### flow/design.v
module RCServo(clk, rst, RxD_data, RCServo_pulse);
input clk;
input rst;
input [9:0] RxD_data;
output RCServo_pulse;
reg [9:0] RxD_data_reg;
always @(posedge clk) if(rst) RxD_data_reg <= 10'd0; else RxD_data_reg <= RxD_data;
parameter ClkDiv = 195;   
reg [7:0] ClkCount;
reg ClkTick;
always @(posedge clk) if(rst) ClkTick <= 1'b0; else ClkTick <= (ClkCount==ClkDiv-2);  
always @(posedge clk) if(rst) ClkCount <= 8'b0; else if(ClkTick) ClkCount <= 8'b0; else ClkCount <= ClkCount + 1'b1; 
reg [11:0] PulseCount;
always @(posedge clk) if(rst) PulseCount <= 12'b0; else if(ClkTick) PulseCount <= PulseCount + 1'b1;  
reg [9:0] RCServo_position;
always @(posedge clk) if(rst) RCServo_position <= 10'd0; else if(PulseCount==0) RCServo_position <= RxD_data_reg; 
reg RCServo_pulse;
always @(posedge clk) if(rst) RCServo_pulse <= 1'b0; else RCServo_pulse <= (PulseCount < {2'b00,RCServo_position}); 
endmodule
module multiplexerServo(select, normalSort, servoTest, muxOut);
input [0:0] select;		 
input [9:0] normalSort, servoTest;	 
output [9:0] muxOut;	 
reg [9:0] muxOut;	 
parameter normal = 1'b0, test = 1'b1;  
always@(select or normalSort or servoTest)
	begin
		case(select)
			normal:
				begin
				muxOut <= normalSort;	 
				end
			test:
				begin
				muxOut <= servoTest;	 
				end
		endcase
	end
endmodule
module multiplexerFour(select, muxOut, startOut, controllerInput, maintenanceInput, controllerStart, maintenanceStart);
input [0:0] select;	 
input controllerStart, maintenanceStart;	 
input [2:0] controllerInput, maintenanceInput;	 
output startOut;	 
output [2:0] muxOut;	 
reg startOut;
reg [2:0] muxOut;
parameter controller = 1'b0, maintenance = 1'b1; 
always@(select or controllerInput or maintenanceStart or controllerStart or maintenanceInput)
	begin
		case(select)
			controller:
				begin
				startOut <= controllerStart;	 
				muxOut <= controllerInput;	 
				end
			maintenance:
				begin
				startOut <= maintenanceStart;	 
				muxOut <= maintenanceInput;	 
				end
		endcase
	end
endmodule
module multiplexerOutput(select, normalOutput, maintenanceOutput, muxOut);
input [0:0] select;		 
input [2:0] normalOutput, maintenanceOutput;	 
output [2:0] muxOut;	 
reg [2:0] muxOut;	 
parameter normal = 1'b0, maintenance = 1'b1;  
always@(select or normalOutput or maintenanceOutput)
	begin
		case(select)
			normal:
				begin
				muxOut <= normalOutput;	 
				end
			maintenance:
				begin
				muxOut <= maintenanceOutput;	 
				end
		endcase
	end
endmodule
module multiplexerSeven(select, mbedInput, controllerOutput, maintenanceOutput);
input [0:0] select;	 
input [6:0] mbedInput;	 
output [6:0] controllerOutput, maintenanceOutput;	 
reg [6:0] controllerOutput, maintenanceOutput;	 
parameter controller = 1'b0, maintenance = 1'b1;  
always@(select or mbedInput)
	begin
		case(select)
			controller:
				begin
				controllerOutput <= mbedInput;	 
				maintenanceOutput <= 7'b0111111;	 
				end
			maintenance:
				begin
				maintenanceOutput <= mbedInput;	 
				controllerOutput <= 7'b1101110;	 
				end
		endcase
	end
endmodule
module multiplexerThree(select, controllerInput, maintenanceInput, controllerStart, maintenanceStart, startOut, muxOut);
input [0:0] select;
input [0:0] controllerStart, maintenanceStart;
input [1:0] controllerInput, maintenanceInput;
output [0:0] startOut;
output [1:0] muxOut;
reg [0:0] startOut;
reg [1:0] muxOut;
parameter controller = 1'b0, maintenance = 1'b1; 
always@(select or controllerStart or controllerInput or maintenanceStart or maintenanceInput)
	begin
		case(select)
			controller:
				begin
				startOut <= controllerStart;
				muxOut <= controllerInput;
				end
			maintenance:
				begin
				startOut <= maintenanceStart;
				muxOut <= maintenanceInput;
				end
		endcase
	end
endmodule
module controller(clk, rst, mbedInput, mbedOutput, sortStart, sortColour, dispenseStart, dispense, sortCompleteIn, dispenseCompleteIn);
input rst;
input clk;					 
input [6:0] mbedInput;		 
input sortCompleteIn, dispenseCompleteIn;
output [2:0] mbedOutput;	 
output [2:0] sortColour;	 
output [0:0] sortStart, dispenseStart;	 
output [1:0] dispense;		 
reg [6:0] mbedInput_reg;	 
reg [6:0] mbedInputCheck;
reg [0:0] sortStart;
reg [2:0] sortColour;
reg [0:0] dispenseStart;
reg [1:0] dispense;			
reg [2:0] mbedOutput;
reg sortCompleteOut, dispenseCompleteOut;
reg recieved;
reg [15:0] count;
always@(posedge clk)
	if(rst)
		begin
		mbedInput_reg <= 0;
		mbedInputCheck <= 0;
		sortStart <= 0;
		sortColour <= 0;
		dispenseStart <= 0;
		dispense <= 0;
		mbedOutput <= 0;
		sortCompleteOut <= 0;
		dispenseCompleteOut <= 0;
		recieved <= 0;
		count <= 0;
		end
	else
	begin
	if(sortCompleteIn == 1'b1)	 
		begin
		sortCompleteOut <= 1'b1;	 
		end
	if(dispenseCompleteIn == 1'b1)  
		begin
		dispenseCompleteOut <= 1'b1;  
		end
	if(mbedInputCheck != mbedInput)
		begin
		mbedInputCheck <= mbedInput;	 
		mbedInput_reg <= mbedInput;	 
		recieved <= 1'b1;	 
		sortCompleteOut <= 1'b0;	 
		dispenseCompleteOut <= 1'b0;	 
		end
	else
		begin
		if(count >= 50000)	 
			begin
			count <= 16'b0;
			recieved <= 1'b0;
			end
		else
			begin
			count <= count + 1'b1;
			end
		end
	sortStart <= mbedInput_reg[0:0];		 
	sortColour <= mbedInput_reg[3:1];	 
	dispenseStart <= mbedInput_reg[4:4];	 
	dispense <= mbedInput_reg[6:5];		 
	mbedOutput[0:0] <= recieved;		 
	mbedOutput[1:1] <= sortCompleteOut;	 
	mbedOutput[2:2] <= dispenseCompleteOut;	 
	end
endmodule
module dispense(clk, rst, start, dispense, dispenseServoRed, dispenseServoGreenBlue, complete, redLED, greenLED, blueLED);
input rst;
input clk, start;  
input [1:0] dispense;	 
output [9:0] dispenseServoRed, dispenseServoGreenBlue;	 
output complete;
output [0:0] redLED, greenLED, blueLED;
reg [3:0] state;  
reg [9:0] dispenseServoRed, dispenseServoGreenBlue;  
reg [14:0] pause;  
reg [1:0] dispense_reg, dispenseCheck;  
reg complete;
reg [0:0] redLED, greenLED, blueLED;
parameter control = 4'd0, red = 4'd1, redSecond = 4'd2, redThird = 4'd3, green = 4'd4, greenSecond = 4'd5, greenThird = 4'd6, blue = 4'd7, blueSecond = 4'd8, blueThird = 4'd9;
always@(posedge clk)
	if(rst)
		begin
		dispenseServoRed <= 10'd440;
		dispenseServoGreenBlue <= 10'd375;
		state <= 0;
		pause <= 0;
		dispense_reg <= 0;
		dispenseCheck <= 0;
		complete <= 0;
		redLED <= 0;
		greenLED <= 0;
		blueLED <= 0;
		end
	else
	begin
		if(dispense != dispenseCheck)	 
			begin
			dispenseCheck <= dispense;	 
			dispense_reg <= dispense;	 
			complete <= 1'b0;
			end
		if(start == 1'b1)	 
			begin
				case(state)
						control:		 
							begin
							if(dispense_reg == 2'b00)	 
								begin
								dispense_reg <= 2'b11;	 
								state <= red;			 
								end
							else if(dispense_reg == 2'b01)	 
								begin
								dispense_reg <= 2'b11;	 
								state <= green;			 
								end
							else if(dispense_reg == 2'b10)	 
								begin
								dispense_reg <= 2'b11;	 
								state <= blue;			 
								end
							else
								begin
								state <= control;		 
								end
							end
						red:			 
							begin
							redLED <= 1'b1;
							dispenseServoRed <= 10'd200;	 
							state <= redSecond;			 
							end
						redSecond:		 
							begin
							if(pause >= 30000)		 
								begin
								pause <= 15'b0;				 
								dispenseServoRed <= 10'd440;	 
								state <= redThird;
								end
							else
								begin
								pause <= pause + 1'b1;		 
								state <= redSecond;		 
								end
							end
						redThird:
							begin
							if(pause >= 20000)		 
								begin
								pause <= 15'b0;
								complete <= 1'b1;	 
								redLED <= 1'b0;
								state <= control;	 
								end
							else
								begin
								pause <= pause + 1'b1;
								state <= redThird;
								end
							end
						green:			 
							begin
							greenLED <= 1'b1;
							dispenseServoGreenBlue <= 10'd355;
							if(pause >= 15000)		 
								begin
								pause <= 15'b0;
								state <= greenSecond;				 
								end
							else
								begin
								pause <= pause + 1'b1;
								state <= green;
								end						
							end
						greenSecond:	 
							begin
							dispenseServoGreenBlue <= 10'd590;	 
							if(pause >= 20000)		 
								begin
								pause <= 15'b0;				 
								state <= greenThird;
								end
							else
								begin
								pause <= pause + 1'b1;		 
								state <= greenSecond;	 
								end
							end
						greenThird:
							begin
							dispenseServoGreenBlue <= 10'd375;	 
							if(pause >= 20000)		 
								begin
								pause <= 15'b0;
								complete <= 1'b1;	 
								greenLED <= 1'b0;
								state <= control;	 
								end
							else
								begin
								pause <= pause + 1'b1;
								state <= greenThird;
								end
							end
						blue:			 
							begin
							blueLED <= 1'b1;
							dispenseServoGreenBlue <= 10'd395;
							if(pause >= 15000)		 
								begin
								pause <= 15'b0;
								state <= blueSecond;			 
								end
							else
								begin
								pause <= pause + 1'b1;
								state <= blue;
								end
							end
						blueSecond:		 
							begin
							dispenseServoGreenBlue <= 10'd10;	 
							if(pause >= 20000)			 
								begin
								pause <= 15'b0;					 
								state <= blueThird;
								end
							else
								begin
								pause <= pause + 1'b1;		 
								state <= blueSecond;	 
								end
							end
						blueThird:
							begin
								dispenseServoGreenBlue <= 10'd375;	 
								if(pause >= 20000)		 
								begin
								pause <= 15'b0;
								complete <= 1'b1;	 
								blueLED <= 1'b0;
								state <= control;	 
								end
							else
								begin
								pause <= pause + 1'b1;
								state <= blueThird;
								end
							end
				endcase
			end
	end	
endmodule
module sort(clk, rst, start, colour, sortServoRedBlue, sortServoGreenOther, sortServoBinRecycle, liftUp, liftDown, complete, redLED, greenLED, blueLED);
input rst;
input clk, start;
input [2:0] colour;
output [9:0] sortServoRedBlue, sortServoGreenOther, sortServoBinRecycle;
output [0:0] liftUp, liftDown;
output complete;
output [0:0] redLED, greenLED, blueLED;
reg [9:0] sortServoRedBlue, sortServoGreenOther, sortServoBinRecycle;
reg [0:0] liftUp, liftDown;
reg [3:0] state;
reg [16:0] pause;
reg [2:0] colour_reg, colourCheck;
reg complete;
reg [0:0] redLED, greenLED, blueLED;
parameter colourSense = 4'd0, red = 4'd1, redSecond = 4'd2, green = 4'd3, greenSecond = 4'd4,
		  blue = 4'd5, blueSecond = 4'd6, bin = 4'd7, binSecond = 4'd8, binThird = 4'd9,
		  recycle = 4'd10, recycleSecond = 4'd11, recycleThird = 4'd12, lift = 4'd13, liftTwo = 4'd14, liftThree = 4'd15;
always@(posedge clk)
	if(rst)
		begin
		sortServoRedBlue <= 10'd355;
		sortServoGreenOther <= 10'd340;
		sortServoBinRecycle <= 10'd580;
		liftUp <= 1'b1;
		liftDown <= 1'b0;
		state <= 0;
		pause <= 0;
		colour_reg <= 0;
		colourCheck <= 0;
		complete <= 0;
		redLED <= 0;
		greenLED <= 0;
		blueLED <= 0;
		end
	else
	begin
		if(colour != colourCheck)
				begin
					colourCheck <= colour;
					colour_reg <= colour;
					complete <= 1'b0;
				end
		if(start == 1'b1)
			begin
				case(state)
					colourSense:					 
						begin
							if(colour_reg == 3'b000)	 
								begin
								colour_reg <= 3'b111;	 
								state <= red;
								end
							else if(colour_reg == 3'b001)  
								begin
								colour_reg <= 3'b111;	 
								state <= green;
								end
							else if(colour_reg == 3'b010)	 
								begin
								colour_reg <= 3'b111;	 
								state <= blue;
								end
							else if(colour_reg == 3'b011)	 
								begin
								colour_reg <= 3'b111;	 
								state <= bin;
								end
							else if(colour_reg == 3'b100)	 
								begin
								colour_reg <= 3'b111;	 
								state <= recycle;
								end
							else if(colour_reg == 3'b101)	 
								begin
								colour_reg <= 3'b111;	 
								state <= lift;
								end
							else
								begin
								state <= colourSense;
								end
						end
					red:							 
						begin
						redLED <= 1'b1;
						sortServoRedBlue <= 10'd570;   
							if(pause >= 20000)		 
								begin
								pause <= 17'b0;                  
								sortServoRedBlue <= 10'd355;     
								state <= redSecond;  
								end
							else
								begin
								pause <= pause + 1'b1;	 
								state <= red;	 
								end                    
						end
					redSecond:
						begin
						if(pause >= 5000)		 
							begin
							pause <= 17'b0;
							complete <= 1'b1;	 
							redLED <= 1'b0;
							state <= colourSense;  
							end
						else
							begin
							pause <= pause + 1'b1;
							state <= redSecond;
							end
						end
					green:							 
						begin
						greenLED <= 1'b1;
						sortServoGreenOther <= 10'd70; 	 
							if(pause >= 20000)		 
								begin
								pause <= 17'b0;
								sortServoGreenOther <= 10'd340;	 
								state <= greenSecond;			 
								end
							else						 
								begin
								pause <= pause + 1'b1;	 
								state <= green;			 
								end				 
						end
					greenSecond:
						begin
						if(pause >= 5000)		 
							begin
							pause <= 17'b0;
							complete <= 1'b1;	 
							greenLED <= 1'b0;
							state <= colourSense;  
							end
						else
							begin
							pause <= pause + 1'b1;	 
							state <= greenSecond;	 
							end	
						end
					blue:							 
						begin
						blueLED <= 1'b1;
						sortServoRedBlue <= 10'd185;   
							if(pause >= 20000)	 
								begin
								pause <= 17'b0;                  
								sortServoRedBlue <= 10'd355;     
								state <= blueSecond;
								end
							else
								begin
								pause <= pause + 1'b1;	 
								state <= blue;	 
								end					
						end
					blueSecond:
						begin
						if(pause >= 5000)	 
							begin
							pause <= 17'b0;
							complete <= 1'b1;	 
							blueLED <= 1'b0;
							state <= colourSense;		 
							end
						else
							begin
							pause <= pause + 1'b1;
							state <= blueSecond;
							end
						end
					bin:							 
						begin
						sortServoGreenOther <= 10'd560;	 
						sortServoBinRecycle <= 10'd350;	 
							if(pause >= 20000)	 
								begin
								pause <= 17'b0;																
								sortServoGreenOther <= 10'd340;	 
								state <= binSecond;	 
								end
							else
								begin
								pause <= pause + 1'b1;	 
								state <= bin;	 
								end			
						end
					binSecond:
						begin
						if(pause >= 20000)	 
								begin
								pause <= 17'b0;
								sortServoBinRecycle <= 10'd580;	 
								state <= binThird;
								end
							else
								begin
								pause <= pause + 1'b1;	 
								state <= binSecond;	 
								end
						end
					binThird:
						begin
						if(pause >= 5000)	 
							begin
							pause <= 17'b0;
							complete <= 1'b1;	 
							state <= colourSense;			 
							end
						else
							begin
							pause <= pause + 1'b1;
							state <= binThird;
							end
						end
					recycle:						 
						begin
						sortServoGreenOther <= 10'd560;	 
						sortServoBinRecycle <= 10'd580;	 
							if(pause >= 20000)	 
								begin
								pause <= 17'b0;								
								sortServoGreenOther <= 10'd340;	 
								state <= recycleSecond;		 
								end
							else
								begin
								pause <= pause + 1'b1;	 
								state <= recycle;	 
								end										
						end
					recycleSecond:
						begin
						if(pause >= 20000)	 
							begin
							pause <= 17'b0;
							sortServoBinRecycle <= 10'd350;	 
							state <= recycleThird;
							end
						else
							begin
							pause <= pause + 1'b1;	 
							state <= recycleSecond;	 
							end	
						end
					recycleThird:
						begin
						if(pause >= 5000)		 
							begin
							pause <= 17'b0;
							complete <= 1'b1;	 
							state <= colourSense;	 
							end
						else
							begin
							pause <= pause + 1'b1;
							state <= recycleThird;
							end
						end
					lift:				 
						begin
						liftUp <= 1'b0; 
						liftDown <= 1'b0; 
						if(pause >= 100000)	 
							begin
							pause <= 17'b0;
							state <= liftTwo;	 
							end
						else
							begin
							pause <= pause + 1'b1;
							state <= lift;
							end
						end
					liftTwo:
						begin
						liftUp <= 1'b1; 
						liftDown <= 1'b0; 
						if(pause >= 10000)		 
							begin
							pause <= 17'b0;
							state <= liftThree;
							end
						else
							begin
							pause <= pause + 1'b1;
							state <= liftTwo;
							end
						end
					liftThree:
						begin
						liftUp <= 1'b1;  
						liftDown <= 1'b1; 
						if(pause >= 100000)		 
							begin
							pause <= 17'b0;
							liftUp <= 1'b1; 
							liftDown <= 1'b0; 
							complete <= 1'b1;	 
							state <= colourSense;
							end
						else
							begin
							pause <= pause + 1'b1;
							state <= liftThree;
							end
						end
				endcase
		end
	end
endmodule
module maintenance(clk, rst, inputSignal, results, sortStart, dispenseStart, sortColour, dispense, sortComplete, dispenseComplete,
			selectRedBlue, selectGreenOther, selectBinRecycle, selectRed, selectGreenBlue, positionRedBlue, positionGreenOther, positionBinRecycle, positionRed, positionGreenBlue, state);
input rst;
input clk;
input [6:0] inputSignal;
input sortComplete, dispenseComplete;
output [2:0] results;
output [2:0] sortColour;	 
output sortStart, dispenseStart;	 
output [1:0] dispense;		 
output [9:0] positionRedBlue, positionGreenOther, positionBinRecycle, positionRed, positionGreenBlue;
output selectRedBlue, selectGreenOther, selectBinRecycle, selectRed, selectGreenBlue;
output [4:0] state;
reg [4:0] state;
reg [0:0] start;
reg [5:0] controlSignal;
reg [5:0] controlSignal_reg;
reg [5:0] controlSignalCheck;
reg [2:0] sortColour;
reg sortStart, dispenseStart;
reg [1:0] dispense;
reg [2:0] results;
reg [0:0] complete;
reg [0:0] received;
reg [14:0] pause;
reg [15:0] count;
reg [9:0] positionRedBlue, positionGreenOther, positionBinRecycle, positionRed, positionGreenBlue;
reg selectRedBlue, selectGreenOther, selectBinRecycle, selectRed, selectGreenBlue;
parameter control = 5'd0, binHopper = 5'd1, dispenseRed = 5'd2, dispenseGreen = 5'd3, dispenseBlue = 5'd4,
		  testRedBlueLeft = 5'd5, testRedBlueCentre = 5'd6, testRedBlueRight = 5'd7, testGreenOtherUp = 5'd8,
		  testGreenOtherCentre = 5'd9, testGreenOtherDown = 5'd10, testBinRecycleLeft = 5'd11,
		  testBinRecycleRight = 5'd12, testRedPush = 5'd13, testRedHome = 5'd14, testGreenBlueLeft = 5'd15,
		  testGreenBlueCentre = 5'd16, testGreenBlueRight = 5'd17, maintenanceEND = 5'd18;
always@(posedge clk)
	if(rst) results <= 3'b0; else
	begin
	results[0:0] <= received;
	results[1:1] <= complete;
	results[2:2] <= 1'b0;
	end
always@(posedge clk)
	if(rst)
		begin
		dispense <= 2'b11;
		sortColour <= 3'b111;
		state <= 0;
		pause <= 0;
		count <= 0;
		start <= 0;
		controlSignal <= 0;
		controlSignal_reg <= 0;
		controlSignalCheck <= 0;
		sortStart <= 0;
		dispenseStart <= 0;
		complete <= 0;
		received <= 0;
		positionRedBlue <= 0;
		positionGreenOther <= 0;
		positionBinRecycle <= 0;
		positionRed <= 0;
		positionGreenBlue <= 0;
		selectRedBlue <= 0;
		selectGreenOther <= 0;
		selectBinRecycle <= 0;
		selectRed <= 0;
		selectGreenBlue <= 0;
		end
	else
	begin
		controlSignal <= inputSignal[5:0];	 
		start <= inputSignal[6:6];			 
		if(controlSignal != controlSignalCheck)	 
			begin
			controlSignalCheck <= controlSignal;	 
			controlSignal_reg <= controlSignal;		 
			received <= 1'b1;	 
			complete <= 1'b0;	 
			end
		else if(count == 50000)	 
			begin
			count <= 16'b0;
			received <= 1'b0;
			end
		else
			begin
			count <= count + 1'b1;
			end
		if(start)	 
			begin
				case(state)
					control:
						begin
							if(controlSignal_reg == 6'b000001)	 
								begin
								controlSignal_reg <= 6'b111111;	 
								state <= binHopper;
								end
							else if(controlSignal_reg == 6'b000010)	 
								begin
								controlSignal_reg <= 6'b111111;	 
								state <= dispenseRed;
								end
							else if(controlSignal_reg == 6'b000011)	 
								begin
								controlSignal_reg <= 6'b111111;	 
								state <= dispenseGreen;
								end
							else if(controlSignal_reg == 6'b000100)	 
								begin
								controlSignal_reg <= 6'b111111;	 
								state <= dispenseBlue;
								end
							else if(controlSignal_reg == 6'b000101)	 
								begin
								controlSignal_reg <= 6'b111111;	 
								state <= testRedBlueLeft;
								end
							else if(controlSignal_reg == 6'b000110)	 
								begin
								controlSignal_reg <= 6'b111111;	 
								state <= testRedBlueCentre;
								end
							else if(controlSignal_reg == 6'b000111)	 
								begin
								controlSignal_reg <= 6'b111111;	 
								state <= testRedBlueRight;
								end
							else if(controlSignal_reg == 6'b001000)	 
								begin
								controlSignal_reg <= 6'b111111;	 
								state <= testGreenOtherUp;
								end
							else if(controlSignal_reg == 6'b001001)	 
								begin
								controlSignal_reg <= 6'b111111;	 
								state <= testGreenOtherCentre;
								end
							else if(controlSignal_reg == 6'b001010)	 
								begin
								controlSignal_reg <= 6'b111111;	 
								state <= testGreenOtherDown;
								end
							else if(controlSignal_reg == 6'b001011)	 
								begin
								controlSignal_reg <= 6'b111111;	 
								state <= testBinRecycleLeft;
								end
							else if(controlSignal_reg == 6'b001100)	 
								begin
								controlSignal_reg <= 6'b111111;	 
								state <= testBinRecycleRight;
								end
							else if(controlSignal_reg == 6'b001101)	 
								begin
								controlSignal_reg <= 6'b111111;	 
								state <= testRedPush;	
								end
							else if(controlSignal_reg == 6'b001110)	 
								begin
								controlSignal_reg <= 6'b111111;	 
								state <= testRedHome;
								end
							else if(controlSignal_reg == 6'b001111)	 
								begin
								controlSignal_reg <= 6'b111111;	 
								state <= testGreenBlueLeft;
								end
							else if(controlSignal_reg == 6'b010000)	 
								begin
								controlSignal_reg <= 6'b111111;	 
								state <= testGreenBlueCentre;
								end
							else if(controlSignal_reg == 6'b010001)	 
								begin
								controlSignal_reg <= 6'b111111;	 
								state <= testGreenBlueRight;
								end
							else if(controlSignal_reg == 6'b010010)	 
								begin
								controlSignal_reg <= 6'b111111;	 
								state <= maintenanceEND;
								end
							else		 
								begin
								state <= control;
								end
						end
					binHopper:			 
						begin
						sortStart <= 1'b1;	 
						sortColour <= 3'b011;	 
						if(sortComplete)	 
							begin
							sortColour <= 3'b111;	 
							sortStart <= 1'b0;		 
							complete <= 1'b1;		 
							state <= control;		
							end
						else				 
							begin
							state <= binHopper;
							end
						end
					dispenseRed:		 
						begin
						dispenseStart <= 1'b1;	 
						dispense <= 2'b00;		 
						if(dispenseComplete)	 
							begin
							dispense <= 2'b11;	 
							dispenseStart <= 1'b0;	 
							complete <= 1'b1;	 
							state <= control;	 
							end
						else
							begin
							state <= dispenseRed;	 
							end
						end
					dispenseGreen:		 
						begin
						dispenseStart <= 1'b1;	 
						dispense <= 2'b01;		 
						if(dispenseComplete)	 
							begin
							dispense <= 2'b11;	 
							dispenseStart <= 1'b0;	 
							complete <= 1'b1;	 
							state <= control;	 
							end
						else
							begin
							state <= dispenseGreen;	 
							end
						end
					dispenseBlue:		 
						begin
						dispenseStart <= 1'b1;	 
						dispense <= 2'b10;		 
						if(dispenseComplete)	 
							begin
							dispense <= 2'b11;	 
							dispenseStart <= 1'b0;	 
							complete <= 1'b1;	 
							state <= control;	 
							end
						else
							begin
							state <= dispenseBlue;  
							end
						end
					testRedBlueLeft:
						begin
						selectRedBlue <= 1'b1;
						positionRedBlue <= 10'd570;	 
						if(pause == 25000)	 
							begin
							pause <= 15'b0;	 
							complete <= 1'b1;
							state <= control;	 
							end
						else
							begin
							pause <= pause + 1'b1;
							state <= testRedBlueLeft;
							end
						end
					testRedBlueCentre:
						begin
						selectRedBlue <= 1'b1;
						positionRedBlue <= 10'd355;	 
						if(pause == 25000)	 
							begin
							pause <= 15'b0;	 
							complete <= 1'b1;
							state <= control;	 
							end
						else
							begin
							pause <= pause + 1'b1;	 
							state <= testRedBlueCentre;	 
							end
						end
					testRedBlueRight:
						begin
						selectRedBlue <= 1'b1;
						positionRedBlue <= 10'd185;	 
						if(pause == 25000)	 
							begin
							pause <= 15'b0;	 
							complete <= 1'b1;
							state <= control;	 
							end
						else
							begin
							pause <= pause + 1'b1;	 
							state <= testRedBlueRight;	 
							end
						end
					testGreenOtherUp:
						begin
						selectGreenOther <= 1'b1;
						positionGreenOther <= 10'd560;	 
						if(pause == 25000)	 
							begin
							pause <= 15'b0;	 
							complete <= 1'b1;
							state <= control;	 
							end
						else
							begin
							pause <= pause + 1'b1;	 
							state <= testGreenOtherUp;	 
							end
						end
					testGreenOtherCentre:
						begin
						selectGreenOther <= 1'b1;
						positionGreenOther <= 10'd340;	 
						if(pause == 25000)	 
							begin
							pause <= 15'b0;	 
							complete <= 1'b1;
							state <= control;	 
							end
						else
							begin
							pause <= pause + 1'b1;	 
							state <= testGreenOtherCentre;	 
							end
						end
					testGreenOtherDown:
						begin
						selectGreenOther <= 1'b1;
						positionGreenOther <= 10'd70;	 
						if(pause == 25000)	 
							begin
							pause <= 15'b0;	 
							complete <= 1'b1;
							state <= control;	 
							end
						else
							begin
							pause <= pause + 1'b1;	 
							state <= testGreenOtherDown;	 
							end
						end
					testBinRecycleLeft:
						begin
						selectBinRecycle <= 1'b1;
						positionBinRecycle <= 10'd350;	 
						if(pause == 25000)	 
							begin
							pause <= 15'b0;	 
							complete <= 1'b1;
							state <= control;	 
							end
						else
							begin
							pause <= pause + 1'b1;	 
							state <= testBinRecycleLeft;	 
							end
						end
					testBinRecycleRight:
						begin
						selectBinRecycle <= 1'b1;
						positionBinRecycle <= 10'd580;	 
						if(pause == 25000)	 
							begin
							pause <= 15'b0;	 
							complete <= 1'b1;
							state <= control;	 
							end
						else
							begin
							pause <= pause + 1'b1;	 
							state <= testBinRecycleRight;	 
							end
						end
					testRedPush:
						begin
						selectRed <= 1'b1;
						positionRed <= 10'd200;	 
						if(pause == 25000)	 
							begin
							pause <= 15'b0;	 
							complete <= 1'b1;
							state <= control;	 
							end
						else
							begin
							pause <= pause + 1'b1;	 
							state <= testRedPush;	 
							end
						end
					testRedHome:
						begin
						selectRed <= 1'b1;
						positionRed <= 10'd440;	 
						if(pause == 25000)	 
							begin
							pause <= 15'b0;	 
							complete <= 1'b1;
							state <= control;	 
							end
						else
							begin
							pause <= pause + 1'b1;	 
							state <= testRedHome;	 
							end
						end
					testGreenBlueLeft:
						begin
						selectGreenBlue <= 1'b1;
						positionGreenBlue <= 10'd550;	 
						if(pause == 25000)	 
							begin
							pause <= 15'b0;	 
							complete <= 1'b1;
							state <= control;	 
							end
						else
							begin
							pause <= pause + 1'b1;	 
							state <= testGreenBlueLeft;	 
							end
						end
					testGreenBlueCentre:
						begin
						selectGreenBlue <= 1'b1;
						positionGreenBlue <= 10'd355;	 
						if(pause == 25000)	 
							begin
							pause <= 15'b0;	 
							complete <= 1'b1;
							state <= control;	 
							end
						else
							begin
							pause <= pause + 1'b1;	 
							state <= testGreenBlueCentre;	 
							end
						end
					testGreenBlueRight:
						begin
						selectGreenBlue <= 1'b1;
						positionGreenBlue <= 10'd10;	 
						if(pause == 25000)	 
							begin
							pause <= 15'b0;	 
							complete <= 1'b1;
							state <= control;	 
							end
						else
							begin
							pause <= pause + 1'b1;	 
							state <= testGreenBlueRight;	 
							end
						end
					maintenanceEND:
						begin
						selectRedBlue <= 1'b1;
						selectGreenOther <= 1'b1;
						selectBinRecycle <= 1'b1;
						selectRed <= 1'b1;
						selectGreenBlue <= 1'b1;
						positionRedBlue <= 10'd355;
						positionGreenOther <= 10'd355;
						positionBinRecycle <= 10'd580;
						positionRed <= 10'd440;
						positionGreenBlue <= 10'd355;
						if(pause == 25000)	 
							begin
							pause <= 15'b0;
							selectRedBlue <= 1'b0;
							selectGreenOther <= 1'b0;
							selectBinRecycle <= 1'b0;
							selectRed <= 1'b0;
							selectGreenBlue <= 1'b0;
							complete <= 1'b1;
							state <= control;
							end
						else
							begin
							pause <= pause + 1'b1;
							state <= maintenanceEND;
							end
						end
				endcase
			end
	end
endmodule
module System(
	clk,
	rst,
	mbed,
	select,
	GreenBlueServoOut,
	RedServoOut,
	BinRecycleServoOut,
	RedBlueServoOut,
	GreenOtherServoOut,
	dispenseBlueLED,
	dispenseComplete,
	dispenseGreenLED,
	dispenseRedLED,
	mainState,
	mbedOutput,
	results,
	sortBlueLED,
	sortComplete,
	sortGreenLED,
	sortRedLED
);
input	clk;
input	rst;
input	[6:0] mbed;
input	[0:0] select;
output	GreenBlueServoOut;
output	RedServoOut;
output	BinRecycleServoOut;
output	RedBlueServoOut;
output	GreenOtherServoOut;
output	[0:0] dispenseBlueLED;
output	[0:0] dispenseComplete;
output	[0:0] dispenseGreenLED;
output	[0:0] dispenseRedLED;
output	[4:0] mainState;
output	[2:0] mbedOutput;
output	[2:0] results;
output	[0:0] sortBlueLED;
output	[0:0] sortComplete;
output	[0:0] sortGreenLED;
output	[0:0] sortRedLED;
wire	[1:0] conDispenseColour;
wire	[0:0] conDispenseStart;
wire	[2:0] conSortColour;
wire	[0:0] conSortStart;
wire	[2:0] controllerOutput;
wire	[0:0] dispenseComplete_ALTERA_SYNTHESIZED;
wire	[9:0] mainBinRecycle;
wire	[1:0] mainDispenseColour;
wire	[0:0] maindispenseStart;
wire	[9:0] mainGreenBlue;
wire	[9:0] mainGreenOther;
wire	[9:0] mainRed;
wire	[9:0] mainRedBlue;
wire	[2:0] mainSortColour;
wire	[0:0] mainSortStart;
wire	[2:0] maintenanceOutput;
wire	[9:0] normalBinRecycle;
wire	[9:0] normalGreenBlue;
wire	[9:0] normalGreenOther;
wire	[9:0] normalRed;
wire	[9:0] normalRedBlue;
wire	[0:0] selectBinRecycle;
wire	[0:0] selectGreenBlue;
wire	[0:0] selectGreenOther;
wire	[0:0] selectRed;
wire	[0:0] selectRedBlue;
wire	[0:0] sortComplete_ALTERA_SYNTHESIZED;
wire	[0:0] startSort;
wire	[9:0] SYNTHESIZED_WIRE_0;
wire	[9:0] SYNTHESIZED_WIRE_1;
wire	[9:0] SYNTHESIZED_WIRE_2;
wire	[2:0] SYNTHESIZED_WIRE_3;
wire	[6:0] SYNTHESIZED_WIRE_4;
wire	[6:0] SYNTHESIZED_WIRE_5;
wire	[0:0] SYNTHESIZED_WIRE_6;
wire	[1:0] SYNTHESIZED_WIRE_7;
wire	[9:0] SYNTHESIZED_WIRE_8;
wire	[9:0] SYNTHESIZED_WIRE_9;
RCServo	b2v_BinRecycleServo(.clk(clk),.rst(rst),
.RxD_data(SYNTHESIZED_WIRE_0),.RCServo_pulse(BinRecycleServoOut));
defparam	b2v_BinRecycleServo.ClkDiv = 4;
multiplexerServo	b2v_BinRecycleServoMux(.normalSort(normalBinRecycle),
.select(selectBinRecycle),.servoTest(mainBinRecycle),.muxOut(SYNTHESIZED_WIRE_0));
defparam	b2v_BinRecycleServoMux.normal = 'b0;
defparam	b2v_BinRecycleServoMux.test = 'b1;
RCServo	b2v_GreenBlueServo(.clk(clk),.rst(rst),
.RxD_data(SYNTHESIZED_WIRE_1),.RCServo_pulse(GreenBlueServoOut));
defparam	b2v_GreenBlueServo.ClkDiv = 4;
multiplexerServo	b2v_GreenBlueServoMux(.normalSort(normalGreenBlue),
.select(selectGreenBlue),.servoTest(mainGreenBlue),.muxOut(SYNTHESIZED_WIRE_1));
defparam	b2v_GreenBlueServoMux.normal = 'b0;
defparam	b2v_GreenBlueServoMux.test = 'b1;
RCServo	b2v_GreenOtherServo(.clk(clk),.rst(rst),
.RxD_data(SYNTHESIZED_WIRE_2),.RCServo_pulse(GreenOtherServoOut));
defparam	b2v_GreenOtherServo.ClkDiv = 4;
multiplexerServo	b2v_GreenOtherServoMux(.normalSort(normalGreenOther),
.select(selectGreenOther),.servoTest(mainGreenOther),.muxOut(SYNTHESIZED_WIRE_2));
defparam	b2v_GreenOtherServoMux.normal = 'b0;
defparam	b2v_GreenOtherServoMux.test = 'b1;
sort	b2v_inst(.clk(clk),.rst(rst),
.start(startSort),.colour(SYNTHESIZED_WIRE_3),.complete(sortComplete_ALTERA_SYNTHESIZED),.blueLED(sortBlueLED),.greenLED(sortGreenLED),.redLED(sortRedLED),.sortServoBinRecycle(normalBinRecycle),.sortServoGreenOther(normalGreenOther),.sortServoRedBlue(normalRedBlue));
defparam	b2v_inst.bin = 'b0111;
defparam	b2v_inst.binSecond = 'b1000;
defparam	b2v_inst.binThird = 'b1001;
defparam	b2v_inst.blue = 'b0101;
defparam	b2v_inst.blueSecond = 'b0110;
defparam	b2v_inst.colourSense = 'b0000;
defparam	b2v_inst.green = 'b0011;
defparam	b2v_inst.greenSecond = 'b0100;
defparam	b2v_inst.recycle = 'b1010;
defparam	b2v_inst.recycleSecond = 'b1011;
defparam	b2v_inst.recycleThird = 'b1100;
defparam	b2v_inst.red = 'b0001;
defparam	b2v_inst.redSecond = 'b0010;
multiplexerFour	b2v_inst11(.controllerStart(conSortStart),
.maintenanceStart(mainSortStart),.controllerInput(conSortColour),.maintenanceInput(mainSortColour),.select(select),.startOut(startSort),.muxOut(SYNTHESIZED_WIRE_3));
defparam	b2v_inst11.controller = 'b0;
defparam	b2v_inst11.maintenance = 'b1;
multiplexerOutput	b2v_inst12(.maintenanceOutput(maintenanceOutput),
.normalOutput(controllerOutput),.select(select),.muxOut(mbedOutput));
defparam	b2v_inst12.maintenance = 'b1;
defparam	b2v_inst12.normal = 'b0;
multiplexerThree	b2v_inst17(.controllerInput(conDispenseColour),
.controllerStart(conDispenseStart),.maintenanceInput(mainDispenseColour),.maintenanceStart(maindispenseStart),.select(select),.muxOut(SYNTHESIZED_WIRE_7),.startOut(SYNTHESIZED_WIRE_6));
defparam	b2v_inst17.controller = 'b0;
defparam	b2v_inst17.maintenance = 'b1;
maintenance	b2v_inst2(.clk(clk),.rst(rst),
.sortComplete(sortComplete_ALTERA_SYNTHESIZED),.dispenseComplete(dispenseComplete_ALTERA_SYNTHESIZED),.inputSignal(SYNTHESIZED_WIRE_4),.sortStart(mainSortStart),.dispenseStart(maindispenseStart),.selectRedBlue(selectRedBlue),.selectGreenOther(selectGreenOther),.selectBinRecycle(selectBinRecycle),.selectRed(selectRed),.selectGreenBlue(selectGreenBlue),.dispense(mainDispenseColour),.positionBinRecycle(mainBinRecycle),.positionGreenBlue(mainGreenBlue),.positionGreenOther(mainGreenOther),.positionRed(mainRed),.positionRedBlue(mainRedBlue),.results(maintenanceOutput),.sortColour(mainSortColour),.state(mainState));
defparam	b2v_inst2.binHopper = 'b00001;
defparam	b2v_inst2.control = 'b00000;
defparam	b2v_inst2.dispenseBlue = 'b00100;
defparam	b2v_inst2.dispenseGreen = 'b00011;
defparam	b2v_inst2.dispenseRed = 'b00010;
defparam	b2v_inst2.maintenanceEND = 'b10010;
defparam	b2v_inst2.testBinRecycleLeft = 'b01011;
defparam	b2v_inst2.testBinRecycleRight = 'b01100;
defparam	b2v_inst2.testGreenBlueCentre = 'b10000;
defparam	b2v_inst2.testGreenBlueLeft = 'b01111;
defparam	b2v_inst2.testGreenBlueRight = 'b10001;
defparam	b2v_inst2.testGreenOtherCentre = 'b01001;
defparam	b2v_inst2.testGreenOtherDown = 'b01010;
defparam	b2v_inst2.testGreenOtherUp = 'b01000;
defparam	b2v_inst2.testRedBlueCentre = 'b00110;
defparam	b2v_inst2.testRedBlueLeft = 'b00101;
defparam	b2v_inst2.testRedBlueRight = 'b00111;
defparam	b2v_inst2.testRedHome = 'b01110;
defparam	b2v_inst2.testRedPush = 'b01101;
controller	b2v_inst3(.clk(clk),.rst(rst),
.sortCompleteIn(sortComplete_ALTERA_SYNTHESIZED),.dispenseCompleteIn(dispenseComplete_ALTERA_SYNTHESIZED),.mbedInput(SYNTHESIZED_WIRE_5),.dispense(conDispenseColour),.dispenseStart(conDispenseStart),.mbedOutput(controllerOutput),.sortColour(conSortColour),.sortStart(conSortStart));
multiplexerSeven	b2v_inst4(.mbedInput(mbed),
.select(select),.controllerOutput(SYNTHESIZED_WIRE_5),.maintenanceOutput(SYNTHESIZED_WIRE_4));
defparam	b2v_inst4.controller = 'b0;
defparam	b2v_inst4.maintenance = 'b1;
dispense	b2v_inst6(.clk(clk),.rst(rst),
.start(SYNTHESIZED_WIRE_6),.dispense(SYNTHESIZED_WIRE_7),.complete(dispenseComplete_ALTERA_SYNTHESIZED),.blueLED(dispenseBlueLED),.dispenseServoGreenBlue(normalGreenBlue),.dispenseServoRed(normalRed),.greenLED(dispenseGreenLED),.redLED(dispenseRedLED));
defparam	b2v_inst6.blue = 'b0111;
defparam	b2v_inst6.blueSecond = 'b1000;
defparam	b2v_inst6.blueThird = 'b1001;
defparam	b2v_inst6.control = 'b0000;
defparam	b2v_inst6.green = 'b0100;
defparam	b2v_inst6.greenSecond = 'b0101;
defparam	b2v_inst6.greenThird = 'b0110;
defparam	b2v_inst6.red = 'b0001;
defparam	b2v_inst6.redSecond = 'b0010;
defparam	b2v_inst6.redThird = 'b0011;
RCServo	b2v_RedBlueServo(.clk(clk),.rst(rst),
.RxD_data(SYNTHESIZED_WIRE_8),.RCServo_pulse(RedBlueServoOut));
defparam	b2v_RedBlueServo.ClkDiv = 4;
multiplexerServo	b2v_RedBlueServoMux(.normalSort(normalRedBlue),
.select(selectRedBlue),.servoTest(mainRedBlue),.muxOut(SYNTHESIZED_WIRE_8));
defparam	b2v_RedBlueServoMux.normal = 'b0;
defparam	b2v_RedBlueServoMux.test = 'b1;
RCServo	b2v_RedServo(.clk(clk),.rst(rst),
.RxD_data(SYNTHESIZED_WIRE_9),.RCServo_pulse(RedServoOut));
defparam	b2v_RedServo.ClkDiv = 4;
multiplexerServo	b2v_RedServoMux(.normalSort(normalRed),
.select(selectRed),.servoTest(mainRed),.muxOut(SYNTHESIZED_WIRE_9));
defparam	b2v_RedServoMux.normal = 'b0;
defparam	b2v_RedServoMux.test = 'b1;
assign	dispenseComplete = dispenseComplete_ALTERA_SYNTHESIZED;
assign	results = maintenanceOutput;
assign	sortComplete = sortComplete_ALTERA_SYNTHESIZED;
endmodule
### flow/run.sh
#!/bin/bash
# the make line also repeats each setting of config.mk as NAME=value (left out here)
make -C /OpenROAD-flow-scripts/flow DESIGN_CONFIG=/design/flow/config.mk WORK_HOME=/design/flow/orfs CLKGATE_MAP_FILE= finish
### flow/config.mk
export PLATFORM = sky130hd
export DESIGN_NAME = System
export DESIGN_NICKNAME = System
export VERILOG_FILES = /design/flow/design.v
export SDC_FILE = /design/flow/constraint.sdc
export NUM_CORES = 4
export LEC_CHECK = 0
export CAP_MARGIN = 20
export CORE_MARGIN = 2
export CORE_UTILIZATION = 40
export SETUP_SLACK_MARGIN = 1.5
export SLEW_MARGIN = 20
### flow/constraint.sdc
create_clock -name core_clock -period 5.68 [get_ports {clk}]
set_input_delay 1.1360 -clock core_clock [delete_from_list [all_inputs] [get_ports {clk}]]
set_output_delay 1.1360 -clock core_clock [all_outputs]
set_load 0.01 [all_outputs]
==> results.py, run 1 <==
# Physical implementation metrics
metrics = {
    "synth": {
        "aoi_share": 0.113,
        "syn_area_um2": 17600,
        "synth_cell_type_count": 74,
        "flop_cell": "dfxtp_1",
        "edf_count": 0,
        "syn_avg_cell_area_um2": 8.74,
        "synthAdderAreaFrac": 0.0492,
        "ys_seq_share": 0.456,
        "synthCells": 2009,
        "yosys_warnings": 10,
        "synth_xor_xnor_area_share": 0.0733,
        "area_leaders": "dfxtp_1 46%, nor2_1 7.1%, xor2_1 4.9%, ha_1 4.9%, mux2i_1 3.9%",
        "ys_cells": 2009,
        "simple_gate_share": 0.226,
        "yosys_area_um2": 17600,
        "common_cells": "400 x dfxtp_1, 334 x nor2_1, 144 x nand2_1",
        "synth_flops": 400,
        "most_common_cell": "dfxtp_1",
        "top_area_cell": "dfxtp_1",
        "synthesis.nets": 2088,
        "top_logic_kind": "simple AND/OR/NAND/NOR gates",
        "muxShareOfSynthArea": 0.0420,
        "synth-async-reset-ratio": 0,
        "top_area_frac": 0.456,
    },
    "critical_path": {
        "rrSetupSlack_ns": 2.90,
        "critPathTopFamily": "buffers and inverters",
        "crit_arrival_ns": 2.81,
        "worstRegToRegCells": 5,
        "crit_required_ns": 4.54,
        "regToRegStartpoint": "b2v_inst2.state[4]$_SDFFE_PP0P_",
        "cp.buffers_inverters": 3,
        "endpoint": "mbedOutput[0]",
        "critPathMaxStageDelay_ns": 0.48,
        "crit_fanout": 34,
        "crit_path_start": "select[0]",
        "r2r-end": "b2v_inst2.pause[3]$_SDFFE_PP0P_",
        "cp.depth": 4,
        "worstSetupEndpointType": "output port",
        "path_cells": "clkdlybuf4s50_1 > buf_4 > mux2_2 > clkdlybuf4s50_1",
        "critPathLaunchType": "input port",
        "path_class": "input port to output port",
        "cpMaxStageDelayCell": "clkdlybuf4s50_1",
        "path_common_cell": "clkdlybuf4s50_1",
    },
    "cts": {
        "clk_latency_ns": 0.56,
        "ctsHoldBuffers": 0,
        "post_cts_buffers": 0,
        "clkTransAtPathRegs_ns": 0.06,
        "cts_sinks": 400,
        "htree_num_levels": 2,
        "clockBufferDepth": 3,
        "numCtsBuffers": 44,
        "cts_root_buffer": "clkbuf_16",
        "cts-resized-gates": 0,
        "cts_tree": "yes",
    },
    "route": {
        "routed_via_density": 5.14,
        "drtIter0Drc": 606,
        "vias": 13500,
        "avgRoutedWirePerCell_um": 13.7,
        "drcViolationCount": 0,
        "postRouteAntennaNets": 0,
        "antenna_cells": 0,
        "drt_wl_total_mm": 36.1,
        "drt_pass1_iterations": 5,
    },
    "die": {
        "die.size.y_um": 213,
        "fp.coreArea_um2": 43200,
        "initCoreUtil": 0.407,
        "rows": 76,
        "die_area_um2": 45600,
        "die_w_um": 213,
        "ios": 34,
    },
    "placement": {
        "io_buffers": 32,
        "dp_hpwl_mm": 24.4,
        "place_congestion": 0.818,
        "dp.cells": 2554,
        "place_worst_setup_slack_ns": 1.73,
    },
    "power_and_ir_drop": {
        "p_seq_mw": 2.92,
        "clkPwrFrac": 0.483,
        "pwr-share-comb": 0.045,
        "pg_comb_uw": 280,
        "p_total_mw": 6.20,
        "ir_drop_v": 0.000266,
        "power_leakage_nw": 7.56,
        "p_per_area_nw_per_um2": 312,
        "sw_frac_of_total": 0.218,
        "top_power_group": "the clock network",
        "p_seq_frac": 0.471,
        "internal_power_mw": 4.85,
        "clk-power_mw": 3.00,
        "p_sw_mw": 1.35,
    },
    "timing": {
        "hold_viol_final": 0,
        "fmax_mhz": 253,
        "fin_ws_ns": 1.73,
        "finalClockSkew_ns": 0.0137,
        "period_needed_ns": 3.95,
        "slew_headroom": 0.309,
        "rsz0062_at_grt": "false",
        "drv_slew": 0,
        "worst_slew_pin_slew_ns": 1.04,
        "tns_ns": 0,
        "period_used_share": 0.695,
        "setup_viol": 0,
    },
    "layout": {
        "final_nets": 2094,
        "final-comb-area_um2": 8850,
        "area.sequential_um2": 8010,
        "final_cells": 2634,
        "fin_util": 0.460,
        "synthToLayoutAreaGrowth_pct": 13.2,
        "nFillCells": 4268,
    },
    "run": {
        "tool_warnings": 47,
        "maxCapViolations": 0,
    },
    "grt": {
        "grt_pass1_vias": 12800,
        "grt_max_degree": 65,
        "grt_usage": 0.162,
        "grt_first_pass_wirelength_mm": 62.1,
        "antenna_found_initial": 0,
        "grt-ovfl-total": 0,
    },
    "hold_path": {
        "hold_end": "b2v_inst2.results[0]$_SDFF_PP0_",
        "worstHoldPathCells": 2,
        "holdCritStartpoint": "b2v_inst2.received$_SDFFE_PP0P_",
        "hp-class": "register to register",
    },
    "outcome": {
        "status": "no timing/DRC/antenna violations",
    },
}
==> layout make-up <==
type | count | area share
multi-input combinational | 1432 | 0.445
clock inverter | 17 | 0.0133
tap | 585 | 0.0368
inverter | 96 | 0.0181
sequential | 400 | 0.403
clock buffer | 63 | 0.0636
timing repair buffer | 41 | 0.0197
==> per-layer routing <==
| layer | up-vias | global-route usage | part of all wire |
|---|---|---|---|
| li1 | 6934 | - | - |
| met1 | 6320 | 0.221 | 0.49 |
| met2 | 216 | 0.260 | 0.45 |
| met3 | 66 | 0.0280 | 0.041 |
| met4 | 0 | 0.0563 | 0.026 |
| met5 | - | 0 | 0 |
==> through the flow <==
stage	hold WS (ns)	area, um2
6_report	0.446	19900
5_1_grt	0.473	19900
4_1_cts	0.450	19900
3_5_place_dp	0.430	18300
3_3_place_gp	0.415	18300
2_1_floorplan	0.405	17600
==> run 2: changes to the inputs <==
CORE_UTILIZATION = 39   (was 40)
SETUP_SLACK_MARGIN = not set   (was 1.5)
clock period = 12.1 ns   (was 5.68 ns; I/O delays follow)
==> run 2 against run 1 <==
Still clean on timing, DRC and antenna. Core utilization decreased by 1.2 points. Combinational power decreased by 53%. Via count increased by 0.35%. Count of clock-buffer cells in the layout decreased by 3. Sequential power decreased by 53%. Highest routed layer unchanged.
==> results.py, run 2 <==
# Physical implementation metrics
metrics = {
    "outcome": {
        "status": "no timing/DRC/antenna violations",
    },
    "cts": {
        "cts-resized-gates": 0,
        "numCtsBuffers": 44,
        "cts_root_buffer": "clkbuf_16",
        "cts_tree": "yes",
        "clkTransAtPathRegs_ns": 0.06,
        "clk_latency_ns": 0.57,
        "clockBufferDepth": 3,
        "htree_num_levels": 2,
        "cts_sinks": 400,
        "post_cts_buffers": 0,
        "ctsHoldBuffers": 0,
    },
    "synth": {
        "synth_flops": 400,
        "area_leaders": "dfxtp_1 46%, nor2_1 7.1%, xor2_1 4.9%, ha_1 4.9%, mux2i_1 3.9%",
        "most_common_cell": "dfxtp_1",
        "synthCells": 2009,
        "syn_avg_cell_area_um2": 8.74,
        "synthAdderAreaFrac": 0.0492,
        "yosys_area_um2": 17600,
        "ys_seq_share": 0.456,
        "synthesis.nets": 2088,
        "top_area_frac": 0.456,
        "common_cells": "400 x dfxtp_1, 334 x nor2_1, 144 x nand2_1",
        "yosys_warnings": 10,
        "top_area_cell": "dfxtp_1",
        "top_logic_kind": "simple AND/OR/NAND/NOR gates",
        "edf_count": 0,
        "ys_cells": 2009,
        "flop_cell": "dfxtp_1",
        "synth_cell_type_count": 74,
        "syn_area_um2": 17600,
        "muxShareOfSynthArea": 0.0420,
        "aoi_share": 0.113,
        "synth-async-reset-ratio": 0,
        "simple_gate_share": 0.226,
        "synth_xor_xnor_area_share": 0.0733,
    },
    "grt": {
        "grt-ovfl-total": 0,
        "grt_pass1_vias": 13000,
        "antenna_found_initial": 0,
        "grt_usage": 0.157,
        "grt_first_pass_wirelength_mm": 62.5,
        "grt_max_degree": 93,
    },
    "timing": {
        "fin_ws_ns": 5.57,
        "period_used_share": 0.539,
        "rsz0062_at_grt": "false",
        "drv_slew": 0,
        "setup_viol": 0,
        "period_needed_ns": 6.53,
        "hold_viol_final": 0,
        "tns_ns": 0,
        "fmax_mhz": 153,
        "worst_slew_pin_slew_ns": 0.990,
        "finalClockSkew_ns": 0.0221,
        "slew_headroom": 0.335,
    },
    "critical_path": {
        "cpMaxStageDelayCell": "clkdlybuf4s50_1",
        "rrSetupSlack_ns": 9.29,
        "path_common_cell": "clkdlybuf4s50_1",
        "crit_fanout": 34,
        "crit_required_ns": 9.68,
        "regToRegStartpoint": "b2v_inst2.state[4]$_SDFFE_PP0P_",
        "crit_arrival_ns": 4.11,
        "cp.depth": 4,
        "r2r-end": "b2v_inst2.pause[2]$_SDFFE_PP0P_",
        "cp.buffers_inverters": 3,
        "crit_path_start": "select[0]",
        "path_cells": "clkdlybuf4s50_1 > buf_4 > mux2_2 > clkdlybuf4s50_1",
        "endpoint": "mbedOutput[1]",
        "path_class": "input port to output port",
        "worstRegToRegCells": 5,
        "critPathMaxStageDelay_ns": 0.48,
        "critPathTopFamily": "buffers and inverters",
        "critPathLaunchType": "input port",
        "worstSetupEndpointType": "output port",
    },
    "hold_path": {
        "hp-class": "register to register",
        "holdCritStartpoint": "b2v_GreenBlueServo.ClkCount[0]$_SDFF_PP0_",
        "hold_end": "b2v_GreenBlueServo.ClkCount[0]$_SDFF_PP0_",
        "worstHoldPathCells": 1,
    },
    "die": {
        "ios": 34,
        "rows": 77,
        "die.size.y_um": 216,
        "initCoreUtil": 0.396,
        "die_w_um": 216,
        "fp.coreArea_um2": 44300,
        "die_area_um2": 46700,
    },
    "layout": {
        "final_nets": 2093,
        "synthToLayoutAreaGrowth_pct": 13.0,
        "nFillCells": 4427,
    },
    "power_and_ir_drop": {
        "sw_frac_of_total": 0.225,
        "clk-power_mw": 1.36,
        "clkPwrFrac": 0.474,
        "power_leakage_nw": 7.55,
        "p_seq_frac": 0.480,
        "ir_drop_v": 0.000101,
        "pg_comb_uw": 132,
        "internal_power_mw": 2.22,
        "p_per_area_nw_per_um2": 144,
        "pwr-share-comb": 0.046,
        "p_sw_uw": 644,
        "top_power_group": "sequential cells",
        "p_seq_mw": 1.37,
    },
    "route": {
        "avgRoutedWirePerCell_um": 13.7,
        "drt_wl_total_mm": 36.3,
        "vias": 13600,
        "antenna_cells": 0,
        "drt_pass1_iterations": 5,
        "routed_via_density": 5.14,
        "postRouteAntennaNets": 0,
        "drtIter0Drc": 588,
        "drcViolationCount": 0,
    },
    "placement": {
        "place_congestion": 0.812,
        "io_buffers": 32,
        "dp_hpwl_mm": 24.6,
        "place_worst_setup_slack_ns": 5.57,
    },
    "run": {
        "tool_warnings": 47,
        "maxCapViolations": 0,
    },
}
## run 2: area by class of cell
type                       count  area [um2]  share of cell area
inverter                      96         360              0.0182
tap                          592         741              0.0373
clock inverter                21         203              0.0102
multi-input combinational   1432        8850               0.446
sequential                   400        8010               0.404
clock buffer                  60        1290              0.0651
timing repair buffer          40         384              0.0194
## run 2: stage by stage
| step | area (um2) | hold WS (ns) | std cells | util | power, mW |
|---|---|---|---|---|---|
| 2_1_floorplan | 17600 | 0.405 | 2009 | - | 1.50 |
| 4_1_cts | 19800 | 0.455 | 2641 | 0.448 | 2.91 |
| 3_5_place_dp | 18300 | 0.445 | 2560 | 0.414 | 1.54 |
| 5_1_grt | 19800 | 0.478 | 2641 | 0.448 | 2.98 |
| 3_3_place_gp | 18300 | 0.437 | 2560 | 0.414 | 1.53 |
| 6_report | 19800 | 0.451 | 2641 | 0.448 | 2.86 |
## run 2: routing by layer
layer / GRT usage / up-vias / part of all wire
met3: 0.0282 / 55 / 0.037
met2: 0.261 / 176 / 0.46
li1: - / 6933 / -
met5: 0 / - / 0
met4: 0.0525 / 0 / 0.022
met1: 0.205 / 6419 / 0.48
==> run 3: changes to the inputs <==
CORE_UTILIZATION = 68   (was 39)
SETUP_SLACK_MARGIN = 0.85   (was not set)
clock period = 5.13 ns   (was 12.1 ns; I/O delays follow)
==> run 3 against run 2 <==
Cell count shrank 10%. Worst hold slack lost 0.0040 ns. Critical path type unchanged. Synthesized area is the same. Largest power group unchanged. Highest routed layer unchanged. Total power grew 130%. Die area shrank 42%.
==> results.py, run 3 <==
# Physical implementation metrics
metrics = {
    "critical_path": {
        "crit_path_start": "select[0]",
        "cpMaxStageDelayCell": "clkdlybuf4s50_1",
        "cp.depth": 3,
        "critPathTopFamily": "buffers and inverters",
        "worstRegToRegCells": 6,
        "cp.buffers_inverters": 2,
        "r2r-end": "b2v_inst2.pause[14]$_SDFFE_PP0P_",
        "crit_arrival_ns": 2.79,
        "path_class": "input port to output port",
        "critPathLaunchType": "input port",
        "path_common_cell": "clkdlybuf4s50_1",
        "worstSetupEndpointType": "output port",
        "crit_required_ns": 4.10,
        "regToRegStartpoint": "b2v_inst2.state[4]$_SDFFE_PP0P_",
        "rrSetupSlack_ns": 2.38,
        "crit_fanout": 17,
        "endpoint": "mbedOutput[0]",
        "path_cells": "clkdlybuf4s50_1 > mux2_2 > clkdlybuf4s50_1",
        "critPathMaxStageDelay_ns": 0.87,
    },
    "timing": {
        "hold_viol_final": 0,
        "tns_ns": 0,
        "finalClockSkew_ns": 0.0297,
        "worst_slew_pin_slew_ns": 1.17,
        "period_used_share": 0.743,
        "fin_ws_ns": 1.32,
        "slew_headroom": 0.212,
        "period_needed_ns": 3.81,
        "rsz0062_at_grt": "false",
        "setup_viol": 0,
        "drv_slew": 0,
        "fmax_mhz": 262,
    },
    "grt": {
        "grt_first_pass_wirelength_mm": 58.4,
        "grt_max_degree": 143,
        "grt_pass1_vias": 12500,
        "grt-ovfl-total": 0,
        "grt_usage": 0.256,
        "antenna_found_initial": 0,
    },
    "hold_path": {
        "hp-class": "register to register",
        "hold_end": "b2v_inst.sortServoBinRecycle[9]$_SDFFE_PP1P_",
        "worstHoldPathCells": 2,
        "holdCritStartpoint": "b2v_inst.sortServoBinRecycle[9]$_SDFFE_PP1P_",
    },
    "power_and_ir_drop": {
        "internal_power_mw": 5.08,
        "p_per_area_nw_per_um2": 336,
        "top_power_group": "sequential cells",
        "clkPwrFrac": 0.455,
        "clk-power_mw": 2.96,
        "sw_frac_of_total": 0.219,
        "p_seq_mw": 3.24,
        "p_sw_mw": 1.42,
        "p_seq_frac": 0.498,
        "pg_comb_uw": 312,
        "p_total_mw": 6.51,
        "pwr-share-comb": 0.048,
        "power_leakage_nw": 7.48,
        "ir_drop_v": 0.000373,
    },
    "synth": {
        "most_common_cell": "dfxtp_1",
        "simple_gate_share": 0.226,
        "area_leaders": "dfxtp_1 46%, nor2_1 7.1%, xor2_1 4.9%, ha_1 4.9%, mux2i_1 3.9%",
        "ys_seq_share": 0.456,
        "flop_cell": "dfxtp_1",
        "edf_count": 0,
        "yosys_warnings": 10,
        "muxShareOfSynthArea": 0.0420,
        "yosys_area_um2": 17600,
        "synth-async-reset-ratio": 0,
        "syn_avg_cell_area_um2": 8.74,
        "synth_xor_xnor_area_share": 0.0733,
        "synthAdderAreaFrac": 0.0492,
        "top_area_frac": 0.456,
        "synth_cell_type_count": 74,
        "synthesis.nets": 2088,
        "common_cells": "400 x dfxtp_1, 334 x nor2_1, 144 x nand2_1",
        "top_logic_kind": "simple AND/OR/NAND/NOR gates",
        "synthCells": 2009,
        "syn_area_um2": 17600,
        "ys_cells": 2009,
        "aoi_share": 0.113,
        "synth_flops": 400,
        "top_area_cell": "dfxtp_1",
    },
    "run": {
        "maxCapViolations": 0,
        "tool_warnings": 51,
    },
    "route": {
        "wl_met3_mm": 1.42,
        "postRouteAntennaNets": 0,
        "avgRoutedWirePerCell_um": 14.7,
        "drt_wl_total_mm": 34.7,
        "routed-wl-met2_mm": 16.1,
        "wl_met1_mm": 16.5,
        "vias": 13600,
        "routed_via_density": 5.74,
        "drtIter0Drc": 986,
        "highest_layer": "met4",
        "drcViolationCount": 0,
        "antenna_cells": 0,
        "drt_pass1_iterations": 7,
    },
    "placement": {
        "io_buffers": 32,
        "dp.cells": 2298,
        "dp_hpwl_mm": 23.0,
        "place_congestion": 0.884,
        "place_worst_setup_slack_ns": 1.06,
    },
    "cts": {
        "cts_tree": "yes",
        "cts_sinks": 400,
        "numCtsBuffers": 41,
        "cts-resized-gates": 0,
        "ctsHoldBuffers": 0,
        "htree_num_levels": 2,
        "clk_latency_ns": 0.54,
        "clockBufferDepth": 3,
        "cts_root_buffer": "clkbuf_16",
        "clkTransAtPathRegs_ns": 0.05,
        "post_cts_buffers": 0,
    },
    "layout": {
        "final_nets": 2090,
        "fin_util": 0.767,
        "synthToLayoutAreaGrowth_pct": 10.4,
        "final_cells": 2370,
    },
    "die": {
        "die_area_um2": 27100,
        "initCoreUtil": 0.695,
        "rows": 58,
        "fp.coreArea_um2": 25300,
        "die.size.y_um": 165,
        "die_w_um": 165,
        "ios": 34,
    },
    "outcome": {
        "status": "no timing/DRC/antenna violations",
    },
}
[run 3: routing by layer]
layer  GRT usage  up-vias
met4      0.0743        0
met2       0.422      261
met3      0.0394       56
li1            -     6908
met1       0.351     6371
met5           0        -
[run 3: cell type report]
cell class | count | area (um2)
clock buffers | 65 | 1290
clock inverters | 7 | 70.1
fillers | 1882 | 5870
inverters | 96 | 360
multi-input cells | 1432 | 8850
flip-flops and latches | 400 | 8010
well taps | 330 | 413
repair buffers | 40 | 397
[run 3: stage by stage]
| step | cell area, um2 | hold slack (ns) |
|---|---|---|
| 6_report | 19400 | 0.447 |
| 5_1_grt | 19400 | 0.457 |
| 4_1_cts | 19400 | 0.445 |
| 3_5_place_dp | 18000 | 0.436 |
| 3_3_place_gp | 18000 | 0.433 |
| 2_1_floorplan | 17600 | 0.405 |
==> run 4: changes to the inputs <==
CORE_UTILIZATION = 36   (was 68)
CTS_CLUSTER_SIZE = 87   (was not set)
MAX_ROUTING_LAYER = met4   (was not set)
MIN_ROUTING_LAYER = met2   (was not set)
PLACE_DENSITY_LB_ADDON = 0.12   (was not set)
SETUP_SLACK_MARGIN = 0.25   (was 0.85)
SLEW_MARGIN = 25   (was 20)
clock period = 3.88 ns   (was 5.13 ns; I/O delays follow)
==> run 4 against run 3 <==
Clock power increased by 64%. Synthesized area unchanged. Critical path type unchanged. Count of clock-buffer cells in the layout increased by 8. Sequential share of layout area decreased by 1.6 points. Setup slack got worse by 0.48 ns. First-iteration DRC count increased by 100%. Largest cell class unchanged. Wire length increased by 14%. Still clean.
==> results.py, run 4 <==
# Physical implementation metrics
metrics = {
    "die": {
        "die_area_um2": 50500,
        "die_w_um": 225,
        "rows": 80,
        "ios": 34,
        "die.size.y_um": 225,
        "fp.coreArea_um2": 47900,
        "initCoreUtil": 0.366,
    },
    "synth": {
        "edf_count": 0,
        "synth_flops": 400,
        "syn_avg_cell_area_um2": 8.74,
        "yosys_warnings": 10,
        "synthesis.nets": 2088,
        "flop_cell": "dfxtp_1",
        "synthAdderAreaFrac": 0.0492,
        "common_cells": "400 x dfxtp_1, 334 x nor2_1, 144 x nand2_1",
        "most_common_cell": "dfxtp_1",
        "synth-async-reset-ratio": 0,
        "synthCells": 2009,
        "aoi_share": 0.113,
        "synth_xor_xnor_area_share": 0.0733,
        "muxShareOfSynthArea": 0.0420,
        "top_logic_kind": "simple AND/OR/NAND/NOR gates",
        "simple_gate_share": 0.226,
        "synth_cell_type_count": 74,
        "ys_cells": 2009,
        "area_leaders": "dfxtp_1 46%, nor2_1 7.1%, xor2_1 4.9%, ha_1 4.9%, mux2i_1 3.9%",
        "ys_seq_share": 0.456,
        "top_area_cell": "dfxtp_1",
        "top_area_frac": 0.456,
        "syn_area_um2": 17600,
        "yosys_area_um2": 17600,
    },
    "critical_path": {
        "crit_arrival_ns": 2.26,
        "crit_fanout": 9,
        "cpMaxStageDelayCell": "clkdlybuf4s50_1",
        "regToRegStartpoint": "b2v_inst2.state[4]$_SDFFE_PP0P_",
        "path_common_cell": "clkdlybuf4s50_1",
        "path_cells": "clkdlybuf4s50_1 > buf_4 > mux2_2 > clkdlybuf4s50_1",
        "path_class": "input port to output port",
        "critPathLaunchType": "input port",
        "crit_required_ns": 3.10,
        "crit_path_start": "select[0]",
        "worstRegToRegCells": 6,
        "critPathMaxStageDelay_ns": 0.48,
        "cp.buffers_inverters": 3,
        "worstSetupEndpointType": "output port",
        "critPathTopFamily": "buffers and inverters",
        "cp.depth": 4,
        "endpoint": "mbedOutput[1]",
        "r2r-end": "b2v_inst2.pause[7]$_SDFFE_PP0P_",
        "rrSetupSlack_ns": 1.40,
    },
    "power_and_ir_drop": {
        "p_sw_mw": 2.13,
        "internal_power_mw": 7.42,
        "sw_frac_of_total": 0.223,
        "ir_drop_v": 0.000311,
        "clkPwrFrac": 0.506,
        "p_seq_mw": 4.28,
        "p_per_area_nw_per_um2": 473,
        "p_total_mw": 9.55,
        "top_power_group": "the clock network",
        "power_leakage_nw": 7.71,
        "clk-power_mw": 4.84,
        "pwr-share-comb": 0.045,
        "p_seq_frac": 0.449,
        "pg_comb_uw": 431,
    },
    "route": {
        "avgRoutedWirePerCell_um": 14.8,
        "drcViolationCount": 0,
        "routed_via_density": 7.04,
        "drt_wl_total_mm": 39.5,
        "vias": 18900,
        "antenna_cells": 0,
        "drtIter0Drc": 2020,
        "drt_pass1_iterations": 6,
        "postRouteAntennaNets": 0,
    },
    "timing": {
        "slew_headroom": 0.408,
        "hold_viol_final": 0,
        "setup_viol": 0,
        "period_used_share": 0.783,
        "fmax_mhz": 329,
        "drv_slew": 0,
        "period_needed_ns": 3.04,
        "worst_slew_pin_slew_ns": 0.888,
        "finalClockSkew_ns": 0.0158,
        "fin_ws_ns": 0.840,
        "tns_ns": 0,
        "rsz0062_at_grt": "false",
    },
    "placement": {
        "dp_hpwl_mm": 26.1,
        "dpl_cell_area_um2": 18500,
        "io_buffers": 32,
        "place_worst_setup_slack_ns": 0.422,
        "place_congestion": 0.803,
    },
    "cts": {
        "post_cts_buffers": 0,
        "numCtsBuffers": 47,
        "clockBufferDepth": 3,
        "htree_num_levels": 2,
        "ctsHoldBuffers": 0,
        "clk_latency_ns": 0.58,
        "cts-resized-gates": 0,
        "cts_sinks": 400,
        "clkTransAtPathRegs_ns": 0.06,
        "cts_tree": "yes",
        "cts_root_buffer": "clkbuf_16",
    },
    "grt": {
        "grt_usage": 0.246,
        "grt_max_degree": 67,
        "grt-ovfl-total": 0,
        "grt_pass1_vias": 20100,
        "antenna_found_initial": 0,
        "grt_first_pass_wirelength_mm": 65.7,
    },
    "layout": {
        "final_cell_area_um2": 20200,
        "synthToLayoutAreaGrowth_pct": 14.9,
        "fin_util": 0.421,
        "final_nets": 2106,
    },
    "hold_path": {
        "holdCritStartpoint": "b2v_inst2.received$_SDFFE_PP0P_",
        "worstHoldPathCells": 2,
        "hp-class": "register to register",
        "hold_end": "b2v_inst2.results[0]$_SDFF_PP0_",
    },
    "run": {
        "maxCapViolations": 0,
        "tool_warnings": 47,
    },
    "outcome": {
        "status": "no timing/DRC/antenna violations",
    },
}
## run 4: area by class of cell
| type | count | area, um2 |
|---|---|---|
| fill | 4728 | 27800 |
| multi-input combinational | 1432 | 8850 |
| sequential | 400 | 8010 |
| clock buffer | 73 | 1500 |
| tap | 615 | 769 |
| timing repair buffer | 50 | 472 |
| inverter | 96 | 360 |
| clock inverter | 13 | 221 |
## run 4: layer usage
layer / up-vias / track usage / wire [um]
li1: 6891 / - / -
met1: 6891 / - / 0
met4: 0 / 0.0511 / 1910
met2: 4823 / 0.280 / 21300
met3: 251 / 0.322 / 16300
met5: - / - / 0
## run 4: per-stage QoR
stage                     cells  hold slack, ns
after floorplan            2009           0.405
after global placement     2593           0.426
after detailed placement   2593           0.431
after CTS                  2679           0.444
after global routing       2679           0.477
final                      2679           0.443
Power and IR drop assume default switching activity.
